## top
module top #(
    parameter D_WIDTH = 16,
    parameter Q_BITS  = 13
)(
  input logic [D_WIDTH - 1 : 0] angle_in,
  input logic signed [D_WIDTH - 1 : 0] currA_in,
  input logic signed [D_WIDTH - 1 : 0] currB_in,
  input logic signed [D_WIDTH - 1 : 0] currC_in,
  input logic signed [D_WIDTH - 1 : 0] currT_in,
  input logic        [D_WIDTH - 1 : 0] periodTop,
  output logic pwmA_out,
  output logic pwmB_out,
  output logic pwmC_out,
  input logic signed [D_WIDTH - 1 : 0]  kpd, kpq,
  input logic signed [D_WIDTH - 1 : 0]  kid, kiq,
  input logic clear_pid,
  input  logic clk,
  input  logic rstb,
  input  logic valid,
  output logic ready
);
  reg [         15 : 0] angle_r;
  reg [D_WIDTH - 1 : 0] currA_r;
  reg [D_WIDTH - 1 : 0] currB_r;
  reg [D_WIDTH - 1 : 0] currC_r;
  reg [D_WIDTH - 1 : 0] currT_r;
  reg [         15 : 0] periodTop_r;
  reg [4:0]             state;
  reg  [D_WIDTH - 1 : 0] a_in_matmul;
  reg  [D_WIDTH - 1 : 0] b_in_matmul;
  reg  [1:0]             op_in_matmul;
  wire [D_WIDTH - 1 : 0] a_out_matmul;
  wire [D_WIDTH - 1 : 0] b_out_matmul;
  reg [D_WIDTH - 1 : 0] c_out_calc;
  reg [D_WIDTH - 1 : 0] park_d_r, park_q_r;
  reg [D_WIDTH - 1 : 0] va_r, vb_r;
  wire    cordic_out_valid;
  wire    matmul_out_valid;
  wire    pid_d_out_valid;
  wire    pid_q_out_valid;
  wire    svm_out_valid;
  reg     cordic_done;
  reg     clarke_done;
  reg     pid_d_done;
  reg     pid_q_done;
  wire    [         15 : 0] sin, cos;
  wire    [D_WIDTH - 1 : 0] pid_d_out, pid_q_out;
  reg     start_cordic;
  reg     start_matmul;
  reg     start_PID;
  reg     start_svm;
  always @(posedge clk or negedge rstb) begin
    if (!rstb) begin
      angle_r       <= 0;
      currA_r       <= 0;
      currB_r       <= 0;
      currC_r       <= 0;
      currT_r       <= 0;
  ...
Size in the first run: about 10,000 cells after synthesis, ~850 flip-flops, about 95,000 sq um of cells after synthesis.
make LEC_CHECK=0 CAP_MARGIN=20 CELL_PAD_IN_SITES_DETAIL_PLACEMENT=1 CELL_PAD_IN_SITES_GLOBAL_PLACEMENT=1 CORE_ASPECT_RATIO=1.83 CORE_MARGIN=2 CORE_UTILIZATION=38 CTS_CLUSTER_DIAMETER=56 GPL_ROUTABILITY_DRIVEN=1 GPL_TIMING_DRIVEN=1 MAX_ROUTING_LAYER=met4 PLACE_DENSITY=0.6 SETUP_SLACK_MARGIN=0.8 SLEW_MARGIN=0 TNS_END_PERCENT=85 finish   # period 6.52 ns
run.sh (not shown) runs the stock make flow with config.mk's settings and CLKGATE_MAP_FILE=.
The baseline completed, yet does not pass: setup timing.
==> next run, changes <==
Settings changed: CELL_PAD_IN_SITES_DETAIL_PLACEMENT 1 to not set, CELL_PAD_IN_SITES_GLOBAL_PLACEMENT 1 to not set, CORE_ASPECT_RATIO 1.83 to not set, CORE_UTILIZATION 38 to 70, CTS_CLUSTER_DIAMETER 56 to 28, GPL_ROUTABILITY_DRIVEN 1 to not set, GPL_TIMING_DRIVEN 1 to not set, SETUP_SLACK_MARGIN 0.8 to 1.94, SLEW_MARGIN 0 to 20, TNS_END_PERCENT 85 to not set.
Clock period 6.52 ns to 7.44 ns, I/O delays scaled along.
This time the run ran to the end with no violations.
Core utilization increases by 37 points.
Sequential share of layout area increases by 0.65 points.
Synthesized area stays the same.

---

job 9957:
top again, from the RTL that the note above started with.
## top
module top #(
    parameter D_WIDTH = 16,
    parameter Q_BITS  = 13
)(
  input logic [D_WIDTH - 1 : 0] angle_in,
  input logic signed [D_WIDTH - 1 : 0] currA_in,
  input logic signed [D_WIDTH - 1 : 0] currB_in,
  input logic signed [D_WIDTH - 1 : 0] currC_in,
  input logic signed [D_WIDTH - 1 : 0] currT_in,
  input logic        [D_WIDTH - 1 : 0] periodTop,
  output logic pwmA_out,
  output logic pwmB_out,
  output logic pwmC_out,
  input logic signed [D_WIDTH - 1 : 0]  kpd, kpq,
  input logic signed [D_WIDTH - 1 : 0]  kid, kiq,
  input logic clear_pid,
  input  logic clk,
  input  logic rstb,
  input  logic valid,
  output logic ready
);
clock: 6.81 ns
lec_check: 0
abc_area: 0
cap_margin: 10
cell_pad_in_sites_detail_placement: 0
core_aspect_ratio: 1.04
core_margin: 2
core_utilization: 72
max_routing_layer: met5
min_routing_layer: met1
place_density: 0.36
setup_slack_margin: 1.11
slew_margin: 20
Job 9957: flow complete, layout not clean; failing: negative setup slack
Input changes introduced in job 5117 (baseline for comparison: job 9957):
# job 9957
export LEC_CHECK = 0
export ABC_AREA = 0
export CAP_MARGIN = 10
export CELL_PAD_IN_SITES_DETAIL_PLACEMENT = 0
export CORE_ASPECT_RATIO = 1.04
export CORE_MARGIN = 2
export CORE_UTILIZATION = 72
export MAX_ROUTING_LAYER = met5
export MIN_ROUTING_LAYER = met1
export PLACE_DENSITY = 0.36
export SETUP_SLACK_MARGIN = 1.11
export SLEW_MARGIN = 20
create_clock -name core_clock -period 6.81 [get_ports {clk}]
# job 5117
export LEC_CHECK = 0
export ABC_AREA = 0
export CAP_MARGIN = 20
export CELL_PAD_IN_SITES_DETAIL_PLACEMENT = 0
export CORE_ASPECT_RATIO = 1.04
export CORE_MARGIN = 2
export CORE_UTILIZATION = 72
export MAX_ROUTING_LAYER = met5
export MIN_ROUTING_LAYER = met1
export PLACE_DENSITY_LB_ADDON = 0.2
export SETUP_SLACK_MARGIN = 1.38
export SLEW_MARGIN = 20
create_clock -name core_clock -period 5.08 [get_ports {clk}]
Results
No crash in job 5117: every stage finished, but the layout fails its final checks due to negative setup slack.
Job 5117: cell-internal power higher than job 9957
The first element of the critical path comes out svm0.state[4] in one run and cordic0.vec[0][13] in the other, namely in job 9957 and job 5117 respectively.
Job 5117: switching share of total power is 0.18 points higher than what job 9957 reported.
Comparing job 5117 and job 9957, the higher total number of cells along the worst setup path was measured on job 9957.
The following lists how job 4983 was set up differently from job 5117:
# job 5117
export LEC_CHECK = 0
export ABC_AREA = 0
export CAP_MARGIN = 20
export CELL_PAD_IN_SITES_DETAIL_PLACEMENT = 0
export CORE_ASPECT_RATIO = 1.04
export CORE_MARGIN = 2
export CORE_UTILIZATION = 72
export MAX_ROUTING_LAYER = met5
export MIN_ROUTING_LAYER = met1
export PLACE_DENSITY_LB_ADDON = 0.2
export SETUP_SLACK_MARGIN = 1.38
export SLEW_MARGIN = 20
create_clock -name core_clock -period 5.08 [get_ports {clk}]
# job 4983
export LEC_CHECK = 0
export ABC_AREA = 1
export CAP_MARGIN = 0
export CELL_PAD_IN_SITES_DETAIL_PLACEMENT = 0
export CORE_ASPECT_RATIO = 1.04
export CORE_MARGIN = 2
export CORE_UTILIZATION = 61
export CTS_CLUSTER_SIZE = 60
export MAX_ROUTING_LAYER = met5
export MIN_ROUTING_LAYER = met1
export PLACE_DENSITY_LB_ADDON = 0.04
export SLEW_MARGIN = 20
create_clock -name core_clock -period 12.3 [get_ports {clk}]
Notes after the runs:
- Job 4983: all stages complete, timing, DRC and antenna checks passed
- Diff job 5117 -> job 4983: worst path setup slack after routing climbed 7050 ps; multi-input gate area in the final layout dropped about 1.7%.
- Summary of job 4983 over job 5117: design area shrank by 6600 um2, initial antenna violation count shrank by 12, share of power burned in the clock network shrank by 20 points.
Changes in job 4241 relative to job 4983:
# job 4983
export LEC_CHECK = 0
export ABC_AREA = 1
export CAP_MARGIN = 0
export CELL_PAD_IN_SITES_DETAIL_PLACEMENT = 0
export CORE_ASPECT_RATIO = 1.04
export CORE_MARGIN = 2
export CORE_UTILIZATION = 61
export CTS_CLUSTER_SIZE = 60
export MAX_ROUTING_LAYER = met5
export MIN_ROUTING_LAYER = met1
export PLACE_DENSITY_LB_ADDON = 0.04
export SLEW_MARGIN = 20
create_clock -name core_clock -period 12.3 [get_ports {clk}]
# job 4241
export LEC_CHECK = 0
export ABC_AREA = 0
export CAP_MARGIN = 10
export CELL_PAD_IN_SITES_DETAIL_PLACEMENT = 0
export CORE_ASPECT_RATIO = 1.04
export CORE_MARGIN = 2
export CORE_UTILIZATION = 72
export MAX_ROUTING_LAYER = met5
export MIN_ROUTING_LAYER = met1
export PLACE_DENSITY_LB_ADDON = 0.29
export SETUP_SLACK_MARGIN = 1.11
export SLEW_MARGIN = 20
create_clock -name core_clock -period 6.81 [get_ports {clk}]
==> results <==
Job 4241 -> stages 100% | layout checks FAIL | negative setup slack
Job 4983: no failed stages, no open violations at the end
Job 4983 leaves more setup margin than job 4241.
The die outline area in job 4241 is 0.80 times that in job 4983.
Logic gate share of total power in job 4241 is 38 points lower than in job 4983
In the tables for job 4241 and job 4983, chip area line of the yosys report reads higher with job 4983.
The lower routed wire length of job 4241 and job 4983 is in job 4241.
Between job 4241 and job 4983, number of buffers added for setup after CTS is lower for job 4983, job 4241 comes in above that.
From job 4983 to job 4241 the numbers moved as follows: clock power now larger; post-CTS resize count went up 346.

---

Starting RTL as in the previous note.
Settings: LEC_CHECK=0, CAP_MARGIN=5, CORE_ASPECT_RATIO=0.94, CORE_MARGIN=2, CORE_UTILIZATION=72, CTS_CLUSTER_DIAMETER=64, CTS_CLUSTER_SIZE=81, HOLD_SLACK_MARGIN=0.05, PLACE_DENSITY=0.36, SETUP_SLACK_MARGIN=1.65, SLEW_MARGIN=20; clock period 6.51 ns.
The baseline completed, yet does not pass: setup timing.
Edit:
==> flow/config.mk (replaced) <==
export PLATFORM = sky130hd
export DESIGN_NAME = top
export DESIGN_NICKNAME = top
export VERILOG_FILES = /design/flow/design.v
export SDC_FILE = /design/flow/constraint.sdc
export NUM_CORES = 4
export LEC_CHECK = 0
export ABC_AREA = 1
export CAP_MARGIN = 5
export CORE_MARGIN = 2
export CORE_UTILIZATION = 72
export CTS_CLUSTER_DIAMETER = 97
export PLACE_DENSITY = 0.64
export SETUP_SLACK_MARGIN = -0.41
export SLEW_MARGIN = 20
==> flow/constraint.sdc (replaced) <==
create_clock -name core_clock -period 5.04 [get_ports {clk}]
set_input_delay 1.0080 -clock core_clock [delete_from_list [all_inputs] [get_ports {clk}]]
set_output_delay 1.0080 -clock core_clock [all_outputs]
set_load 0.01 [all_outputs]
This time the run stopped in global routing with GRT-0116. Area after synthesis went up by 6.8%. Die size went up by about 7%. Synthesized cell count went up by about 28%.
Edit:
==> flow/config.mk (replaced) <==
export PLATFORM = sky130hd
export DESIGN_NAME = top
export DESIGN_NICKNAME = top
export VERILOG_FILES = /design/flow/design.v
export SDC_FILE = /design/flow/constraint.sdc
export NUM_CORES = 4
export LEC_CHECK = 0
export CAP_MARGIN = 20
export CORE_MARGIN = 2
export CORE_UTILIZATION = 24
export PLACE_DENSITY = 0.6
export SLEW_MARGIN = 20
==> flow/constraint.sdc (replaced) <==
create_clock -name core_clock -period 10.8 [get_ports {clk}]
set_input_delay 2.1600 -clock core_clock [delete_from_list [all_inputs] [get_ports {clk}]]
set_output_delay 2.1600 -clock core_clock [all_outputs]
set_load 0.01 [all_outputs]
The new run produced a clean layout.
Synthesized cell count fell by 22%.
Synthesized area fell by about 6%.
Die size rose to 2.8 times its value.
Edit:
--- a/flow/config.mk
+++ b/flow/config.mk
@@ -9,4 +9,5 @@
 export CORE_MARGIN = 2
-export CORE_UTILIZATION = 24
-export PLACE_DENSITY = 0.6
+export CORE_UTILIZATION = 63
+export CTS_CLUSTER_SIZE = 93
+export PLACE_DENSITY = 0.37
 export SLEW_MARGIN = 20
==> flow/constraint.sdc (replaced) <==
create_clock -name core_clock -period 8.8 [get_ports {clk}]
set_input_delay 1.7600 -clock core_clock [delete_from_list [all_inputs] [get_ports {clk}]]
set_output_delay 1.7600 -clock core_clock [all_outputs]
set_load 0.01 [all_outputs]
Synthesized cell count is unchanged. Fmax came out lower by 1.1%. Area after synthesis does not change.

---

build 34:
Starting RTL as in the previous note.
// top
module top #(
    parameter D_WIDTH = 16,
    parameter Q_BITS  = 13
)(
  input logic [D_WIDTH - 1 : 0] angle_in,
  input logic signed [D_WIDTH - 1 : 0] currA_in,
  input logic signed [D_WIDTH - 1 : 0] currB_in,
  input logic signed [D_WIDTH - 1 : 0] currC_in,
  input logic signed [D_WIDTH - 1 : 0] currT_in,
  input logic        [D_WIDTH - 1 : 0] periodTop,
  output logic pwmA_out,
  output logic pwmB_out,
  output logic pwmC_out,
  input logic signed [D_WIDTH - 1 : 0]  kpd, kpq,
  input logic signed [D_WIDTH - 1 : 0]  kid, kiq,
  input logic clear_pid,
  input  logic clk,
  input  logic rstb,
  input  logic valid,
  output logic ready
);
export LEC_CHECK = 0
export CAP_MARGIN = 20
export CORE_MARGIN = 2
export CORE_UTILIZATION = 40
export PLACE_DENSITY = 0.6
export SETUP_SLACK_MARGIN = -0.39
export SLEW_MARGIN = 20
create_clock -name core_clock -period 8.74 [get_ports {clk}]
Relative to build 34, the following input files were edited for build 92:
-- flow/config.mk --
<<< build 34, line 8
>>> build 92, line 8
export ABC_AREA = 1
<<< build 34, line 10
export CORE_UTILIZATION = 40
>>> build 92, line 11
export CORE_UTILIZATION = 72
export CTS_CLUSTER_DIAMETER = 373
export CTS_CLUSTER_SIZE = 97
<<< build 34, line 12
export SETUP_SLACK_MARGIN = -0.39
>>> build 92, line 15
==> flow/constraint.sdc <==
create_clock -name core_clock -period 3.58 [get_ports {clk}]
set_input_delay 0.7160 -clock core_clock [delete_from_list [all_inputs] [get_ports {clk}]]
set_output_delay 0.7160 -clock core_clock [all_outputs]
set_load 0.01 [all_outputs]
==> comparison <==
- The flow ended early for build 92: it failed with a tool error in global routing (5_1_grt).
- In the metrics for build 34 and build 92, the one carrying the higher number of buffers created by CTS is build 34.
- When build 92 is measured against build 34, its complex-gate fraction of the synthesized area turns out 0.29 points lower.
- Compared with build 34, build 92 degrades post-detailed-placement half-perimeter wirelength.
- For the post-CTS setup repair buffer count, build 92 came in 152 higher than build 34 did.
- Compared with build 34, in build 92 number of placement rows has decreased, number of instances in the synthesized netlist +28%.
What build 19 does differently from build 92 at the input level:
-- flow/config.mk --
<<< build 92, line 8
export ABC_AREA = 1
>>> build 19, line 8
<<< build 92, line 12
export CTS_CLUSTER_DIAMETER = 373
export CTS_CLUSTER_SIZE = 97
export PLACE_DENSITY = 0.6
>>> build 19, line 11
export PLACE_DENSITY = 0.35
export SETUP_SLACK_MARGIN = 1.74
==> flow/constraint.sdc <==
create_clock -name core_clock -period 7.25 [get_ports {clk}]
set_input_delay 1.4500 -clock core_clock [delete_from_list [all_inputs] [get_ports {clk}]]
set_output_delay 1.4500 -clock core_clock [all_outputs]
set_load 0.01 [all_outputs]
## What came out
- Build 92 has a higher instance count of the mapped netlist than build 19.
- Diff build 92 -> build 19 | placed wire-length estimate | decrease of 32%
- Against build 92, build 19 comes in about 13% higher on post-CTS repair timing setup buffer count.
- Across both runs, number of cells in Yosys stat was lower for build 19 than for build 92.
- Per the comparison of build 19 with build 92, synthesized area decreased by 6400 um2 relative to the old numbers; floorplan die width decreased by 3.2% relative to the old numbers; synthesis area per yosys decreased by about 6% relative to the old numbers; distinct cell type count after synthesis increased by about 17% relative to the old numbers; area fraction in full adders, half adders and majority gates increased by 2.3 points relative to the old numbers.
- Of build 92 and build 19, the run reporting the lower placed cell area was build 19.
- Build 19 vs build 92 on complex-gate fraction of the synthesized area: build 19 is the higher one.
- No stage failed in build 19, and the final checks on the layout all came back clean.

---

## lagoon
top again, from the RTL that the note above started with.
// top
module top #(
    parameter D_WIDTH = 16,
    parameter Q_BITS  = 13
)(
  input logic [D_WIDTH - 1 : 0] angle_in,
  input logic signed [D_WIDTH - 1 : 0] currA_in,
  input logic signed [D_WIDTH - 1 : 0] currB_in,
  input logic signed [D_WIDTH - 1 : 0] currC_in,
  input logic signed [D_WIDTH - 1 : 0] currT_in,
  input logic        [D_WIDTH - 1 : 0] periodTop,
  output logic pwmA_out,
  output logic pwmB_out,
  output logic pwmC_out,
  input logic signed [D_WIDTH - 1 : 0]  kpd, kpq,
  input logic signed [D_WIDTH - 1 : 0]  kid, kiq,
  input logic clear_pid,
  input  logic clk,
  input  logic rstb,
  input  logic valid,
  output logic ready
);
  reg [         15 : 0] angle_r;
  reg [D_WIDTH - 1 : 0] currA_r;
  reg [D_WIDTH - 1 : 0] currB_r;
  reg [D_WIDTH - 1 : 0] currC_r;
  reg [D_WIDTH - 1 : 0] currT_r;
  reg [         15 : 0] periodTop_r;
  reg [4:0]             state;
  reg  [D_WIDTH - 1 : 0] a_in_matmul;
  reg  [D_WIDTH - 1 : 0] b_in_matmul;
  reg  [1:0]             op_in_matmul;
  wire [D_WIDTH - 1 : 0] a_out_matmul;
  ...
Settings: LEC_CHECK=0, ABC_AREA=1, CAP_MARGIN=20, CORE_ASPECT_RATIO=0.56, CORE_MARGIN=2, CORE_UTILIZATION=40, GPL_ROUTABILITY_DRIVEN=0, HOLD_SLACK_MARGIN=0.04, PLACE_DENSITY_LB_ADDON=0.08, SLEW_MARGIN=20; clock period 10.0 ns.
## Diff of input files: harbor against lagoon
Settings: removing GPL_ROUTABILITY_DRIVEN (formerly 0); removing PLACE_DENSITY_LB_ADDON (formerly 0.08); removing CORE_ASPECT_RATIO (formerly 0.56); changing CORE_UTILIZATION from 40 to 61; setting PLACE_DENSITY to 0.6 for the first time; removing HOLD_SLACK_MARGIN (formerly 0.04); setting MAX_ROUTING_LAYER to met4 for the first time; removing ABC_AREA (formerly 1); changing the clock period (ns, I/O delays scaled along) from 10.0 to 6.76.
[summary]
- lagoon → harbor: synthesized cell count down 2,842, global-route wire length before repair saw a decrease, width of the chip decreased by about 40% relative to the old numbers.
- lagoon has higher detailed placement HPWL than harbor.
- Layout checks on harbor: not met. Flow itself completed; violations: setup timing.
- Of harbor and lagoon, the lower via count of the first global-routing pass belongs to harbor.
- Fraction of power spent switching nets ended up 19 points lower on harbor than on lagoon.
Setup changes, harbor to pepper
Settings: a change of CORE_UTILIZATION from 61 to 40; a deleted MAX_ROUTING_LAYER that had been met4; a change of the clock period (ns, I/O delays scaled along) from 6.76 to 8.74.
## What came out
Of pepper and harbor, the run reporting the higher design area was harbor.
Summary of the comparison: internal power contribution is lower in pepper, relative to harbor.
harbor has a lower worst hold margin than pepper.
The final layout from pepper, which completed every stage, passed the timing, DRC and antenna checks at the end of the flow.
Part of the power in registers up 0.3 points in pepper wrt harbor
Taking harbor as 1.0, pepper lands at 0.917 on vias per cell.
pepper: logic depth of the worst setup path including buffers is 3 lower than what harbor reported.
Taking harbor as 1.0, pepper lands at 0.77 on overall power of the completed layout.
Compared pepper vs harbor, and depth of the worst register-to-register path is down in pepper.
Taking harbor as the reference point, the post-CTS setup buffer count of pepper falls by 17.
Share of final layout cell area taken by non-clock buffers came out lower on pepper than on harbor.
For yarrow, these inputs were changed with respect to pepper:
Settings: a change of CORE_UTILIZATION from 40 to 52; a change of the clock period (ns, I/O delays scaled along) from 8.74 to 6.39.
==> comparison <==
Compare pepper and yarrow | sum of met3 wire segment lengths after detailed routing lower: pepper
Compared with pepper, yarrow shows a higher combinational fraction of design power.
Compared with pepper, yarrow shows maximum frequency from static timing analysis higher by 21 MHz.
Nothing crashed in yarrow and all stages finished; the problem is that the final layout failed, the offending checks being setup timing.
Higher total power goes to yarrow over pepper.
Measured against each other, pepper and yarrow differ in global-route usage, the lower figure coming from pepper.
[compare] base=pepper new=yarrow: clock-buffer cell count rose 4, final-layout setup total negative slack fell 27.68 ns, worst hold margin fell 0.011 ns, effective utilization at floorplan rose 12 points.
Power is estimated from default activity; no workload was simulated.
